== run 1 ==
## mem_ram
module mem_ram (input clk, wren, 
                input [3:0] d11,input [3:0] d12,input [3:0] d13,input [3:0] d14,input [3:0] d15,input [3:0] d16,input [3:0] d17,input [3:0]d18,
					 input [3:0] d21,input [3:0] d22,input [3:0] d23,input [3:0] d24,input [3:0] d25,input [3:0] d26,input [3:0] d27,input [3:0]d28,
					 input [3:0] d31,input [3:0] d32,input [3:0] d33,input [3:0] d34,input [3:0] d35,input [3:0] d36,input [3:0] d37,input [3:0]d38,
					 input [3:0] d41,input [3:0] d42,input [3:0] d43,input [3:0] d44,input [3:0] d45,input [3:0] d46,input [3:0] d47,input [3:0]d48,
					 input [3:0] r1,input [3:0] r2,
					 input [3:0] r3,input [3:0] r4,
					 output [11:0] w_sum11,
					 output [11:0] w_sum12,
					 output [11:0] w_sum13,
					 output [11:0] w_sum14,
					 output [11:0] w_sum15,
					 output [11:0] w_sum16,
					 output [11:0] w_sum17,
					 output [11:0] w_sum18
					 );
Size in the first run: ~2700 cells after synthesis, about 130 flip-flops, ~240 I/O pins.
export LEC_CHECK = 0
export ABC_AREA = 1
export CAP_MARGIN = 20
export CORE_ASPECT_RATIO = 0.5
export CORE_MARGIN = 2
export CORE_UTILIZATION = 64
export CTS_CLUSTER_DIAMETER = 291
export CTS_CLUSTER_SIZE = 100
export PLACE_DENSITY = 0.35
export SLEW_MARGIN = 20
export TNS_END_PERCENT = 5
create_clock -name core_clock -period 5.39 [get_ports {clk}]
run.sh (not shown) runs the stock make flow with config.mk's settings and CLKGATE_MAP_FILE=.
Layout checks on run 1: not met. Flow itself completed; violations: negative setup slack.
Input-level comparison between run 2 and run 1:
- SETUP_SLACK_MARGIN now 1.2, previously not set
- CORE_UTILIZATION now 66, was 64
- Diff run 1 -> run 2: wire length of the first global-routing pass rose 9.4%; first-iteration DRC count has increased.
- Share of the cycle needed by the critical path after routing on run 2 is up relative to run 1.
- | run 2 | all stages done | FAIL | negative setup slack |
- In the flow results for run 2 and run 1, the via count is smaller on run 1.
- Minimum period implied by the final worst setup slack: run 2 worse than run 1
- Taking run 1 as the reference point, the met3 layer usage reported by global route of run 2 rises by 3.0 points.
- Compared with run 1, run 2 shows cell area that has gone up slightly.
- The number of logic stages on the critical path including buffering number comes out higher for run 2 vs run 1.
- Run 2 against run 1; met2 layer wire length in the routed design is up by more than 10%.
> inputs changed (run 2 -> run 3)
- TNS_END_PERCENT no longer set, was 5
- SETUP_SLACK_MARGIN no longer set, was 1.2
- PLACE_DENSITY no longer set, was 0.35
- CTS_CLUSTER_SIZE now 99, was 100
- CTS_CLUSTER_DIAMETER no longer set, was 291
- CORE_UTILIZATION now 71, was 66
- CORE_ASPECT_RATIO no longer set, was 0.5
- the clock period (ns, I/O delays scaled along) now 11.4, was 5.39
Results
In run 3, the non-clock buffer instance count of the final layout came out 53% below the value in run 2.
Compared with run 2, in run 3 global-route usage fell 5.7 points, arrival time at the worst endpoint rose 2.57 ns, hold slack rose 1.20 ns, chip width fell about 30%, core utilization fell 6.7 points.
Run 3 ran to completion and came out clean on the timing, DRC and antenna checks.

* * *

Starting RTL as in the previous note.
make LEC_CHECK=0 CAP_MARGIN=15 CORE_MARGIN=2 CORE_UTILIZATION=68 CTS_CLUSTER_SIZE=36 HOLD_SLACK_MARGIN=-0.09 SLEW_MARGIN=30 finish   # period 6.89 ns
The starting point finished with negative setup slack left.
Rerun with:
CAP_MARGIN = 20   (was 15)
CORE_UTILIZATION = 40   (was 68)
CTS_CLUSTER_SIZE = unset   (was 36)
HOLD_SLACK_MARGIN = unset   (was -0.09)
SLEW_MARGIN = 20   (was 30)
clock period = 9.71 ns   (was 6.89 ns; I/O delays follow)
Effect:
- This time the run passed the timing, DRC and antenna checks
- core utilization shrinks by 44 points
- final area shrinks by roughly a tenth
- setup slack gets better by 1.3 ns
- sequential share of layout area grows by 1.7 points
- wire length shrinks by a quarter to a third
- hold slack gets better by 0.57 ns
- via count shrinks by about a fifth
- non-clock buffer count shrinks by 226

* * *

mem_ram again, from the RTL that the note above started with.
Design mem_ram, start of the top module:
module mem_ram (input clk, wren, 
                input [3:0] d11,input [3:0] d12,input [3:0] d13,input [3:0] d14,input [3:0] d15,input [3:0] d16,input [3:0] d17,input [3:0]d18,
					 input [3:0] d21,input [3:0] d22,input [3:0] d23,input [3:0] d24,input [3:0] d25,input [3:0] d26,input [3:0] d27,input [3:0]d28,
					 input [3:0] d31,input [3:0] d32,input [3:0] d33,input [3:0] d34,input [3:0] d35,input [3:0] d36,input [3:0] d37,input [3:0]d38,
					 input [3:0] d41,input [3:0] d42,input [3:0] d43,input [3:0] d44,input [3:0] d45,input [3:0] d46,input [3:0] d47,input [3:0]d48,
					 input [3:0] r1,input [3:0] r2,
					 input [3:0] r3,input [3:0] r4,
					 output [11:0] w_sum11,
					 output [11:0] w_sum12,
					 output [11:0] w_sum13,
					 output [11:0] w_sum14,
					 output [11:0] w_sum15,
					 output [11:0] w_sum16,
					 output [11:0] w_sum17,
					 output [11:0] w_sum18
					 );
Settings: LEC_CHECK=0, ABC_AREA=1, CAP_MARGIN=20, CORE_ASPECT_RATIO=0.5, CORE_MARGIN=2, CORE_UTILIZATION=69, CTS_CLUSTER_DIAMETER=291, CTS_CLUSTER_SIZE=100, PLACE_DENSITY=0.35, SETUP_SLACK_MARGIN=1.2, SLEW_MARGIN=40, TNS_END_PERCENT=5; clock period 5.39 ns.
The starting point aborted during 5_1_grt (ODB-0269).
Rerun with:
==> flow/config.mk (replaced) <==
export PLATFORM = sky130hd
export DESIGN_NAME = mem_ram
export DESIGN_NICKNAME = mem_ram
export VERILOG_FILES = /design/flow/design.v
export SDC_FILE = /design/flow/constraint.sdc
export NUM_CORES = 4
export LEC_CHECK = 0
export CAP_MARGIN = 20
export CORE_MARGIN = 2
export CORE_UTILIZATION = 71
export SLEW_MARGIN = 20
==> flow/constraint.sdc (replaced) <==
create_clock -name core_clock -period 9.71 [get_ports {clk}]
set_input_delay 1.9420 -clock core_clock [delete_from_list [all_inputs] [get_ports {clk}]]
set_output_delay 1.9420 -clock core_clock [all_outputs]
set_load 0.01 [all_outputs]
After rerunning: Now the flow completed without violations; die area drops by 6.2%; synthesized cell count falls by 19%; area after synthesis drops by 3.4%.
Rerun with:
--- a/flow/config.mk
+++ b/flow/config.mk
@@ -10 +10,3 @@
-export CORE_UTILIZATION = 71
+export CORE_UTILIZATION = 61
+export CTS_CLUSTER_SIZE = 74
+export MAX_ROUTING_LAYER = met4
==> flow/constraint.sdc (replaced) <==
create_clock -name core_clock -period 5.35 [get_ports {clk}]
set_input_delay 1.0700 -clock core_clock [delete_from_list [all_inputs] [get_ports {clk}]]
set_output_delay 1.0700 -clock core_clock [all_outputs]
set_load 0.01 [all_outputs]
What happened:
- The new run produced a layout that fails on negative setup slack
- final cell count grows by 15%
- die area grows by 16%
- routed wire length grows by 33%
- final area grows by 21%
- synthesized area stays the same
Rerun with:
--- a/flow/config.mk
+++ b/flow/config.mk
@@ -10,3 +10,3 @@
-export CORE_UTILIZATION = 61
-export CTS_CLUSTER_SIZE = 74
-export MAX_ROUTING_LAYER = met4
+export CORE_UTILIZATION = 40
+export HOLD_SLACK_MARGIN = 0.2
+export MIN_ROUTING_LAYER = met2
==> flow/constraint.sdc (replaced) <==
create_clock -name core_clock -period 10.0 [get_ports {clk}]
set_input_delay 2.0000 -clock core_clock [delete_from_list [all_inputs] [get_ports {clk}]]
set_output_delay 2.0000 -clock core_clock [all_outputs]
set_load 0.01 [all_outputs]
Result:
- This time the run finished with timing, DRC and antenna clean
- global-route usage drops by 8.2 points
- design area drops by 16%
- hold slack is better by 0.90 ns
- clock-buffer cell count stays the same
Rerun with:
--- a/flow/config.mk
+++ b/flow/config.mk
@@ -10,3 +10 @@
-export CORE_UTILIZATION = 40
-export HOLD_SLACK_MARGIN = 0.2
-export MIN_ROUTING_LAYER = met2
+export CORE_UTILIZATION = 57
==> flow/constraint.sdc (replaced) <==
create_clock -name core_clock -period 5.35 [get_ports {clk}]
set_input_delay 1.0700 -clock core_clock [delete_from_list [all_inputs] [get_ports {clk}]]
set_output_delay 1.0700 -clock core_clock [all_outputs]
set_load 0.01 [all_outputs]
The new run ran to the end with violations: negative setup slack.
Cell area is higher by about 18%.
Utilization went up by 33 points.
Global-route usage came out higher by 3.4 points.
Wire length went up by about 17%.
Rerun with:
--- a/flow/config.mk
+++ b/flow/config.mk
@@ -10 +10,2 @@
-export CORE_UTILIZATION = 57
+export CORE_UTILIZATION = 40
+export HOLD_SLACK_MARGIN = 0.07
==> flow/constraint.sdc (replaced) <==
create_clock -name core_clock -period 5.6 [get_ports {clk}]
set_input_delay 1.1200 -clock core_clock [delete_from_list [all_inputs] [get_ports {clk}]]
set_output_delay 1.1200 -clock core_clock [all_outputs]
set_load 0.01 [all_outputs]
Outcome:
- The new run completed and failed the layout checks on negative setup slack
- final area rises by 0.72%
- hold slack gains 0.023 ns
- area after synthesis is unchanged
- flip-flop count does not change

* * *

xenon:
mem_ram again, from the RTL that the note above started with.
Settings: LEC_CHECK=0, CAP_MARGIN=0, CORE_MARGIN=2, CORE_UTILIZATION=68, HOLD_SLACK_MARGIN=-0.09, SLEW_MARGIN=20; clock period 6.67 ns.
Finished, but not clean: xenon, with setup timing.
What tundra does differently from xenon at the input level:
Settings: HOLD_SLACK_MARGIN now -0.08, was -0.09; CTS_CLUSTER_SIZE now 50, previously not set; CAP_MARGIN now 40, was 0.
Findings:
- No crash in tundra: every stage finished, but the layout fails its final checks due to setup timing.
- Changes observed in tundra relative to xenon: multi-input combinational cell count essentially unchanged, worst setup slack has remained practically unchanged.
- Initial antenna violation count essentially unchanged between xenon and tundra.
- The number of CTS-inserted buffers on xenon is in line with that on tundra.
[inputs] pepper vs tundra
Settings: HOLD_SLACK_MARGIN removed (was -0.08); CORE_UTILIZATION changed from 68 to 58; CAP_MARGIN changed from 40 to 20; CTS_CLUSTER_SIZE removed (was 50); the clock period (ns, I/O delays scaled along) changed from 6.67 to 5.43.
Against tundra, pepper reports a combined area of the multi-input logic cells that is higher. To summarise pepper: no stage aborted, but the layout did not pass its checks, failing on setup timing. Post-route fraction of the period consumed by the critical path sits higher in pepper than in tundra. Compared with tundra, pepper shows a routed wire length that is about 25% lower. Final cell count, pepper vs tundra: up by a few percent.
Input changes introduced in umber (baseline for comparison: pepper):
Settings: CORE_UTILIZATION: 58 -> 60; MAX_ROUTING_LAYER: unset -> met4; CTS_CLUSTER_SIZE: unset -> 70; the clock period (ns, I/O delays scaled along): 5.43 -> 5.35.
==> results <==
Summary — largest fanout on the critical path, umber relative to pepper: lower, by 4.
[compare] base=pepper new=umber: pin count of the biggest net entering global routing fell by 46; synthesis area per yosys now sits at about the same level; number of global-route vias before repair increased by about 3% relative to the old numbers.
For placed cell area, umber and pepper come out practically identical.
Diff pepper -> umber | first-pass GRT wire length | up by a few percent
Global-route usage on umber is up relative to pepper.
Comparing umber and pepper, the lower routed wire length was measured on pepper.
umber vs pepper — number of gates resized after CTS rose 16.
[flow] umber | stages: complete | final checks: fail | reason: setup timing
Measured against each other, umber and pepper differ in share of the clock period used by the worst path, the higher figure coming from umber.
